the baseline:
Design float_adder, start of the top module:
module float_adder(
    input   clk,
    input   rst,
    input   [31:0]  x,
    input   [31:0]  y,
    output  reg [31:0]  z,
    output  reg [1:0]   overflow  
);
    reg [24:0] m_x, m_y, m_z;
    reg [27:0] m_x_ext, m_y_ext, m_z_ext;
    reg [7:0] e_x, e_y, e_z;
    reg [2:0] s_x, s_y, s_z;
    reg [2:0] state_now;
    parameter S_start = 3'b000;
    parameter S_align = 3'b001;
    parameter S_add = 3'b010;
    parameter S_normal = 3'b011;
    parameter S_overflow = 3'b100;
    parameter S_zerocheck = 3'b101;
    parameter S_IDLE = 3'b110;
    wire [5:0] shift_bit;
    FHB32 fhb32_x(
        .x({4'b0, m_z_ext}),
        .high_bit(shift_bit)
    );
    always @(posedge clk or negedge rst) begin
        if (!rst) begin
            state_now <= S_start;
        end
        else begin
            case(state_now)
                S_start: begin
                    if ((x[30:23] == 8'd255 && x[22:0] != 0) || (y[30:23] == 8'd255 && y[22:0] != 0))
                        state_now <= S_overflow;
                    else if ((x[30:23] == 8'd255 && x[22:0] == 0) || (y[30:23] == 8'd255 && y[22:0] == 0))
                        state_now <= S_overflow;
                    else
                        state_now <= S_zerocheck;
                end
                S_zerocheck: begin
                    if ((m_x[22:0] == 0 && e_x == 8'b0) || (m_y[22:0] == 0 && e_y == 8'b0))
                        state_now <= S_overflow;
                    else
                        state_now <= S_align;
                end
                S_align: state_now <= S_add;
                S_add: begin
                    if (s_x != s_y && m_x_ext == m_y_ext)
                        state_now <= S_overflow;
                    else
                        state_now <= S_normal;
                end
                S_normal: state_now <= S_overflow;
                default: state_now <= S_IDLE;
            endcase
        end
    end
    always @(posedge clk) begin
        case(state_now)
            S_start: begin
                e_x <= x[30:23];
                e_y <= y[30:23];
                m_x <= {2'b01, x[22:0]};  
                m_y <= {2'b01, y[22:0]};
                s_x <= {2'b0, x[31]};
                s_y <= {2'b0, y[31]};
                if ((x[30:23] == 8'd255 && x[22:0] != 0) || (y[30:23] == 8'd255 && y[22:0] != 0)) begin
  ...
For scale: ~210 flip-flops, roughly 0.017 mm² of cells after synthesis.
export LEC_CHECK = 0
export CAP_MARGIN = 20
export CORE_ASPECT_RATIO = 1.6
export CORE_MARGIN = 2
export CORE_UTILIZATION = 40
export GPL_TIMING_DRIVEN = 0
export SLEW_MARGIN = 20
create_clock -name core_clock -period 5.0 [get_ports {clk}]
run.sh (not shown) runs the stock make flow with config.mk's settings and CLKGATE_MAP_FILE=.
The baseline finished all stages; the layout is clean.
The inputs of the candidate differ from those of the baseline as listed below.
# the baseline
export LEC_CHECK = 0
export CAP_MARGIN = 20
export CORE_ASPECT_RATIO = 1.6
export CORE_MARGIN = 2
export CORE_UTILIZATION = 40
export GPL_TIMING_DRIVEN = 0
export SLEW_MARGIN = 20
create_clock -name core_clock -period 5.0 [get_ports {clk}]
# the candidate
export LEC_CHECK = 0
export CAP_MARGIN = 20
export CORE_MARGIN = 2
export CORE_UTILIZATION = 40
export SLEW_MARGIN = 20
create_clock -name core_clock -period 4.22 [get_ports {clk}]
==> results <==
Clock group total power delta (the candidate − the baseline): unfavourable
When the candidate is set beside the baseline, its via count of the first global-routing pass turns out to be 1314 smaller.
Compared with the baseline, in the candidate worst setup slack increased 0.071 ns, clock skew decreased 0.021 ns, number of placed instances with taps included essentially unchanged, fraction of met1 tracks used by global routing increased 4.9 points, number of cells traversed by the worst register-to-register path decreased 1.
For the ratio of final minimum period to clock period, the candidate came in 2.4 points lower than the baseline did.
Comparing the baseline against the candidate, there is no change at all in cell count after synthesis.
Summary — global-route usage, the candidate relative to the baseline: lower, by 3.7 points.

* * *

Starting RTL as in the previous note.
Settings: LEC_CHECK=0, CAP_MARGIN=0, CELL_PAD_IN_SITES_GLOBAL_PLACEMENT=0, CORE_ASPECT_RATIO=0.73, CORE_MARGIN=2, CORE_UTILIZATION=72, CTS_CLUSTER_DIAMETER=364, CTS_CLUSTER_SIZE=22, GPL_TIMING_DRIVEN=1, MAX_ROUTING_LAYER=met5, MIN_ROUTING_LAYER=met1, SETUP_SLACK_MARGIN=0.34, SLEW_MARGIN=20, TNS_END_PERCENT=25; clock period 2.46 ns.
The starting point ended with an error in clock tree synthesis.
Edit:
Settings changed: CAP_MARGIN 0 to 15, CELL_PAD_IN_SITES_GLOBAL_PLACEMENT 0 to not set, CORE_ASPECT_RATIO 0.73 to not set, CTS_CLUSTER_DIAMETER 364 to 99, CTS_CLUSTER_SIZE 22 to not set, GPL_TIMING_DRIVEN 1 to not set, HOLD_SLACK_MARGIN set to -0.09, MAX_ROUTING_LAYER met5 to not set, MIN_ROUTING_LAYER met1 to not set, PLACE_DENSITY set to 0.78, SETUP_SLACK_MARGIN 0.34 to not set, TNS_END_PERCENT 25 to not set.
Clock period 2.46 ns to 3.49 ns, I/O delays scaled along.
Now the flow ran to the end with violations: setup timing.
Die size stays flat.
Synthesized cell count stays the same.
Synthesized area stays the same.
Edit:
Settings changed: CAP_MARGIN 15 to 20, CTS_CLUSTER_DIAMETER 99 to 190, CTS_CLUSTER_SIZE set to 93, HOLD_SLACK_MARGIN -0.09 to not set, PLACE_DENSITY 0.78 to 0.86, TNS_END_PERCENT set to 30.
Clock period 3.49 ns to 0.958 ns, I/O delays scaled along.
Now the flow ended with an error in detailed placement.
Synthesized cell count is unchanged.
Die area stays the same.
Synthesized area is unchanged.
Edit:
Settings changed: CORE_UTILIZATION 72 to 70, CTS_CLUSTER_DIAMETER 190 to 42, CTS_CLUSTER_SIZE 93 to 34, HOLD_SLACK_MARGIN set to -0.09, PLACE_DENSITY 0.86 to 0.64, TNS_END_PERCENT 30 to not set.
Clock period 0.958 ns to 3.43 ns, I/O delays scaled along.
=> The changed run finished but failed the layout checks on setup timing. Die size is higher by 2.8%. Area after synthesis is unchanged. Synthesized cell count is unchanged.
Edit:
Settings changed: CORE_UTILIZATION 70 to 40, CTS_CLUSTER_DIAMETER 42 to not set, CTS_CLUSTER_SIZE 34 to not set, HOLD_SLACK_MARGIN -0.09 to not set, PLACE_DENSITY 0.64 to not set, SETUP_SLACK_MARGIN set to 0.25.
Clock period 3.43 ns to 4.22 ns, I/O delays scaled along.
What happened: Now the flow finished clean. Synthesized cell count is unchanged. Non-clock buffer count went down by 102. Sequential power went down by about a fifth. Utilization went down by 41 points. Final area went down by a few percent. Global-route usage went down by 19 points. Clock-buffer cell count went down by 1.
Edit:
Settings changed: CORE_UTILIZATION 40 to 72, SETUP_SLACK_MARGIN 0.25 to -0.37.
Clock period 4.22 ns to 3.83 ns, I/O delays scaled along.
Now the flow ran to the end with violations: setup timing; hold slack hardly moves; sequential share of layout area rose by 0.72 points; maximum frequency falls by 3.1%; setup slack degrades by 510 ps; design area fell by 2.3%; clock skew hardly moves; sequential cell count stays the same; routed wire length shrinks by 7.2%.
Power is estimated from default activity; no workload was simulated.
